==> try-lagoon <==
==> flow/design.v <==
module  CONV(
	input				clk,
	input				rst_n,
	input 				mode,
	input       		in_valid,
	output reg			out_valid,
	output 		[13:0] 	AWADDR,
	output		 [7:0] 	AWLEN,
	output 				AWVALID,
	input 				AWREADY,
	output reg  [31:0]	WDATA,
	output 				WVALID,
	input 				WREADY,
	output 		[13:0] 	ARADDR,
	output 		 [7:0] 	ARLEN,
	output 				ARVALID,
	input 				ARREADY,
	input		[31:0] 	RDATA,
	input 				RVALID,
	output reg			RREADY
);
localparam WEIGHT1 	= 20'hABC2E;
localparam WEIGHT2 	= 20'hB52E2;
localparam WEIGHT3 	= 20'hAF5C4;
localparam WEIGHT4 	= 20'hE5518;
localparam WEIGHT5 	= 20'h71650;
localparam WEIGHT6 	= 20'hA938B;
localparam WEIGHT7 	= 20'h5251F;
localparam WEIGHT8 	= 20'h7DFC0;
localparam WEIGHT9 	= 20'hEB885;
localparam BIAS 	= 16'h1310;
localparam IDLE 	= 4'd0;
localparam CONV_K1 	= 4'd1;
localparam CONV_K2 	= 4'd2;
localparam CONV_K3 	= 4'd3;
localparam CONV_K4 	= 4'd4;
localparam CONV_K5 	= 4'd5;
localparam CONV_K6 	= 4'd6;
localparam CONV_K7 	= 4'd7;
localparam CONV_K8 	= 4'd8;
localparam CONV_K9 	= 4'd9;
localparam RELU 	= 4'd10;
localparam MUL 		= 4'd11;
localparam READ 	= 4'd12;
localparam WRITE_L0 = 4'd13;
localparam POOL 	= 4'd14;
localparam WRITE_L1 = 4'd15;
reg  		 [3:0] 	state_r, state_w, state_tmp;
reg  		 [5:0]	cnt_x, cnt_y;
reg					mode_;
wire 			 	is_up, is_down, is_left, is_right;
wire 				skip_mul;
wire 		[11:0] 	P1, P2, P3, P4, P5, P6, P7, P8, P9;
wire 		[15:0]  data_in;
wire 		[19:0] 	weight;
reg  signed	[35:0] 	product;
reg 				mul_fin;
reg  signed [36:0]	conv_result;
wire 		[31:0]	relu_result;
reg 		[31:0] 	max_pool_result;
wire 				update_mp_result;
assign is_up 	= (cnt_y == 6'd0  || (cnt_y == 6'd1  && mode_));
assign is_down 	= (cnt_y == 6'd63 || (cnt_y == 6'd62 && mode_));
assign is_left 	= (cnt_x == 6'd0  || (cnt_x == 6'd1  && mode_));
assign is_right = (cnt_x == 6'd63 || (cnt_x == 6'd62 && mode_));
assign skip_mul   = (state_tmp == CONV_K1 && (is_up || is_left)) 	||
					(state_tmp == CONV_K2 && (is_up))				||
					(state_tmp == CONV_K3 && (is_up || is_right)) 	||
					(state_tmp == CONV_K4 && (is_left))				||
					(state_tmp == CONV_K6 && (is_right)) 			||
					(state_tmp == CONV_K7 && (is_down || is_left)) 	||
					(state_tmp == CONV_K8 && (is_down)) 			||
					(state_tmp == CONV_K9 && (is_down || is_right));
assign P1 = (mode_ == 1'b0) ? {cnt_y, cnt_x} - 7'd65 : {cnt_y, cnt_x} - 8'd130;
assign P2 = (mode_ == 1'b0) ? {cnt_y, cnt_x} - 7'd64 : {cnt_y, cnt_x} - 8'd128;
assign P3 = (mode_ == 1'b0) ? {cnt_y, cnt_x} - 6'd63 : {cnt_y, cnt_x} - 7'd126;
assign P4 = (mode_ == 1'b0) ? {cnt_y, cnt_x} - 1'd1  : {cnt_y, cnt_x} - 2'd2  ;
assign P5 = (mode_ == 1'b0) ? {cnt_y, cnt_x}		 : {cnt_y, cnt_x}         ;
assign P6 = (mode_ == 1'b0) ? {cnt_y, cnt_x} + 1'd1	 : {cnt_y, cnt_x} + 2'd2  ;
assign P7 = (mode_ == 1'b0) ? {cnt_y, cnt_x} + 6'd63 : {cnt_y, cnt_x} + 7'd126;
assign P8 = (mode_ == 1'b0) ? {cnt_y, cnt_x} + 7'd64 : {cnt_y, cnt_x} + 8'd128;
assign P9 = (mode_ == 1'b0) ? {cnt_y, cnt_x} + 7'd65 : {cnt_y, cnt_x} + 8'd130;
assign data_in = RDATA[31:16];
assign weight = (state_tmp == CONV_K1) ? WEIGHT1 :
				(state_tmp == CONV_K2) ? WEIGHT2 :
				(state_tmp == CONV_K3) ? WEIGHT3 :
				(state_tmp == CONV_K4) ? WEIGHT4 :
				(state_tmp == CONV_K5) ? WEIGHT5 :
				(state_tmp == CONV_K6) ? WEIGHT6 :
				(state_tmp == CONV_K7) ? WEIGHT7 :
				(state_tmp == CONV_K8) ? WEIGHT8 :
				(state_tmp == CONV_K9) ? WEIGHT9 : 20'd0;
assign ARADDR = (state_tmp == CONV_K1) ? P1 :
				(state_tmp == CONV_K2) ? P2 :
				(state_tmp == CONV_K3) ? P3 :
				(state_tmp == CONV_K4) ? P4 :
				(state_tmp == CONV_K5) ? P5 :
				(state_tmp == CONV_K6) ? P6 :
				(state_tmp == CONV_K7) ? P7 :
				(state_tmp == CONV_K8) ? P8 :
				(state_tmp == CONV_K9) ? P9 : 14'd0;
assign ARLEN = 8'd0;
assign ARVALID = (state_r == READ) && (~skip_mul) && (state_tmp != RELU);
assign AWADDR = (state_r == POOL) ? {4'b1000, cnt_y[5:1], cnt_x[5:1]} : {1'b1, cnt_y, cnt_x};
assign AWLEN = 8'd0;
assign AWVALID = (state_r == RELU || state_r == POOL);
assign WVALID = (state_r == WRITE_L0 || state_r == WRITE_L1);
assign relu_result = (conv_result[36]) ? 32'd0 : conv_result[31:0];
assign update_mp_result = ((WDATA > max_pool_result) && WVALID);
always @(*) begin
	case(state_r)
		IDLE: 		state_w = (in_valid) ? READ : IDLE;
		READ: 		state_w = (ARREADY && ~skip_mul) ? state_tmp : READ;
		CONV_K1: 	state_w = (skip_mul) ? READ : ((RVALID) ? MUL : CONV_K1); 
		CONV_K2: 	state_w = (skip_mul) ? READ : ((RVALID) ? MUL : CONV_K2);
		CONV_K3: 	state_w = (skip_mul) ? READ : ((RVALID) ? MUL : CONV_K3);
		CONV_K4: 	state_w = (skip_mul) ? READ : ((RVALID) ? MUL : CONV_K4);
		CONV_K5: 	state_w = (skip_mul) ? READ : ((RVALID) ? MUL : CONV_K5);
		CONV_K6: 	state_w = (skip_mul) ? READ : ((RVALID) ? MUL : CONV_K6);
		CONV_K7: 	state_w = (skip_mul) ? READ : ((RVALID) ? MUL : CONV_K7);
		CONV_K8: 	state_w = (skip_mul) ? READ : ((RVALID) ? MUL : CONV_K8);
		CONV_K9: 	state_w = (skip_mul) ? RELU : ((RVALID) ? MUL : CONV_K9);
		MUL: 		state_w = (state_tmp == CONV_K9) ? RELU : READ;
		RELU: 		state_w = (AWREADY) ? WRITE_L0 : RELU;
		WRITE_L0: 	state_w = (WREADY) ? ((cnt_x[0] && cnt_y[0]) ? POOL : READ) : WRITE_L0;
		POOL: 		state_w = (AWREADY) ? WRITE_L1 : POOL;
		WRITE_L1: 	state_w = (WREADY) ? ((cnt_x[5:1] == 5'd31 && cnt_y[5:1] == 5'd31) ? IDLE : READ) : WRITE_L1;
	endcase
end
always @(posedge clk or negedge rst_n) begin
	if (!rst_n)	state_r <= IDLE;
	else 		state_r <= state_w;
end
always @(posedge clk or negedge rst_n) begin
	if (!rst_n)								state_tmp <= CONV_K1;
	else if (state_r == RELU)				state_tmp <= CONV_K1;
	else if (state_r == MUL) 				state_tmp <= state_tmp + 4'd1;
	else if (state_r == READ && skip_mul) 	state_tmp <= state_tmp + 4'd1;
end
always @(posedge clk or negedge rst_n) begin
	if (!rst_n)	begin
		cnt_x <= 6'd0;
		cnt_y <= 6'd0;
	end
	else if (state_r == WRITE_L0 && WREADY) begin
		cnt_x <= {cnt_x[5:1], cnt_x[0] + 1'd1};
		cnt_y <= (cnt_x[0]) ? {cnt_y[5:1], cnt_y[0] + 1'd1} : cnt_y;
	end
	else if (state_r == WRITE_L1 && WREADY) begin
		cnt_x <= {cnt_x[5:1] + 5'd1, cnt_x[0]};
		cnt_y <= (cnt_x[5:1] == 5'd31) ? {cnt_y[5:1] + 1'd1, cnt_y[0]} : cnt_y;
	end
end
always @(posedge clk or negedge rst_n) begin
	if (!rst_n)			RREADY <= 1'b0;
	else if (ARVALID)	RREADY <= 1'b1;
	else if (RVALID) 	RREADY <= 1'b0;
end
always @(posedge clk or negedge rst_n) begin
	if (!rst_n)					product <= 36'd0;
	else if (state_w == MUL)	product <= $signed(data_in) * $signed(weight);
end
always @(posedge clk or negedge rst_n) begin
	if (!rst_n)					mul_fin <= 1'b0;
	else if (state_w == MUL) 	mul_fin <= 1'b1;
	else 						mul_fin <= 1'b0;
end
always @(posedge clk or negedge rst_n) begin
	if (!rst_n)					conv_result <= BIAS;
	else if (WVALID && WREADY) 	conv_result <= BIAS;
	else if (mul_fin) 			conv_result <= conv_result + product;
end
always @(posedge clk or negedge rst_n) begin
	if (!rst_n)								max_pool_result <= 32'd0;
	else if (state_r == WRITE_L1 && WREADY) max_pool_result <= 32'd0;
	else if (update_mp_result) 				max_pool_result <= WDATA;
end
always @(posedge clk or negedge rst_n) begin
	if (!rst_n)						WDATA <= 32'd0;
	else if (state_w == WRITE_L0)	WDATA <= relu_result;
	else if (state_w == WRITE_L1)	WDATA <= max_pool_result;
	else 							WDATA <= WDATA;
end
always @(posedge clk or negedge rst_n) begin
	if (!rst_n)							out_valid <= 1'b0;
	else if (WREADY && state_w == IDLE) out_valid <= 1'b1;
	else 								out_valid <= 1'b0;
end
always @(posedge clk or negedge rst_n) begin
	if (!rst_n)			mode_ <= 1'b0;
	else if (in_valid) 	mode_ <= mode;
	else 				mode_ <= mode_;
end
endmodule
==> flow/run.sh <==
#!/bin/bash
# the make line also repeats each setting of config.mk as NAME=value (left out here)
make -C /OpenROAD-flow-scripts/flow DESIGN_CONFIG=/design/flow/config.mk WORK_HOME=/design/flow/orfs CLKGATE_MAP_FILE= finish
==> flow/config.mk <==
export PLATFORM = sky130hd
export DESIGN_NAME = CONV
export DESIGN_NICKNAME = CONV
export VERILOG_FILES = /design/flow/design.v
export SDC_FILE = /design/flow/constraint.sdc
export NUM_CORES = 4
export LEC_CHECK = 0
export ABC_AREA = 0
export CAP_MARGIN = 20
export CELL_PAD_IN_SITES_DETAIL_PLACEMENT = 0
export CORE_MARGIN = 2
export CORE_UTILIZATION = 70
export CTS_CLUSTER_DIAMETER = 99
export GPL_ROUTABILITY_DRIVEN = 1
export PLACE_DENSITY_LB_ADDON = 0.27
export SLEW_MARGIN = 20
==> flow/constraint.sdc <==
create_clock -name core_clock -period 8.4 [get_ports {clk}]
set_input_delay 1.6800 -clock core_clock [delete_from_list [all_inputs] [get_ports {clk}]]
set_output_delay 1.6800 -clock core_clock [all_outputs]
set_load 0.01 [all_outputs]
==> try-fjord (differences from try-lagoon) <==
CORE_UTILIZATION = 72   (was 70)
PLACE_DENSITY = 0.67   (was not set)
PLACE_DENSITY_LB_ADDON = not set   (was 0.27)
SETUP_SLACK_MARGIN = 1.02   (was not set)
==> flow/constraint.sdc (replaced) <==
create_clock -name core_clock -period 8.47 [get_ports {clk}]
set_input_delay 1.6940 -clock core_clock [delete_from_list [all_inputs] [get_ports {clk}]]
set_output_delay 1.6940 -clock core_clock [all_outputs]
set_load 0.01 [all_outputs]
==> try-juniper (differences from try-lagoon) <==
CAP_MARGIN = 0   (was 20)
CELL_PAD_IN_SITES_DETAIL_PLACEMENT = 2   (was 0)
CORE_UTILIZATION = 26   (was 70)
MIN_ROUTING_LAYER = met2   (was not set)
SETUP_SLACK_MARGIN = 0.73   (was not set)
==> flow/constraint.sdc (replaced) <==
create_clock -name core_clock -period 12.4 [get_ports {clk}]
set_input_delay 2.4800 -clock core_clock [delete_from_list [all_inputs] [get_ports {clk}]]
set_output_delay 2.4800 -clock core_clock [all_outputs]
set_load 0.01 [all_outputs]
==> try-indigo (differences from try-lagoon) <==
ABC_AREA = not set   (was 0)
CELL_PAD_IN_SITES_DETAIL_PLACEMENT = not set   (was 0)
CORE_UTILIZATION = 40   (was 70)
CTS_CLUSTER_DIAMETER = not set   (was 99)
GPL_ROUTABILITY_DRIVEN = not set   (was 1)
PLACE_DENSITY_LB_ADDON = not set   (was 0.27)
==> flow/constraint.sdc (replaced) <==
create_clock -name core_clock -period 8.0 [get_ports {clk}]
set_input_delay 1.6000 -clock core_clock [delete_from_list [all_inputs] [get_ports {clk}]]
set_output_delay 1.6000 -clock core_clock [all_outputs]
set_load 0.01 [all_outputs]
==> comparison table <==
                                                                 try-lagoon     try-indigo            try-juniper              try-fjord
Met2 Track Usage GR                                                   65.9%          38.1%                  35.4%                  68.7%
Stage-log warning count                                                  56             56                     56                     59
Instance count on the critical path                                      22             29                     21                     28
Area occupied by registers                                    0.00404 sq mm  0.00404 sq mm          0.00404 sq mm          0.00404 sq mm
Metal1 wirelength                                                   26.6 mm        30.9 mm              0 microns                27.8 mm
Count of fill cells added during filler insertion                     2,398          5,868                 10,700                  1,757
Launching point of the worst reg2reg path                      state_tmp[0]   state_tmp[0]           state_tmp[2]           state_tmp[0]
Antenna diode count                                                       0              1                      4                      0
Arrival time reported for the critical path endpoint                8.40 ns        8.07 ns               10.67 ns                8.07 ns
Vias                                                                 21,200         20,700                 28,300                 23,100
Wire length after detailed routing                                  67.8 mm        69.8 mm                89.0 mm                80.6 mm
Worst Skew                                                        0.0131 ns      0.0181 ns              0.0134 ns              0.0176 ns
Met1 track demand over resource in global routing                     51.6%          31.1%                     0%                  53.4%
Cell seen most often among critical-path stages       sky130_fd_sc_hd__fa_1              -  sky130_fd_sc_hd__fa_1  sky130_fd_sc_hd__fa_1
Type of the setup path with the least slack                          in2reg        reg2reg                 in2reg                reg2reg
Result of the run                                  timing/DRC/antenna clean  timing/DRC/antenna clean  timing/DRC/antenna clean  timing/DRC/antenna clean
Worst-path maximum fanout                                                 7             12                     17                     12
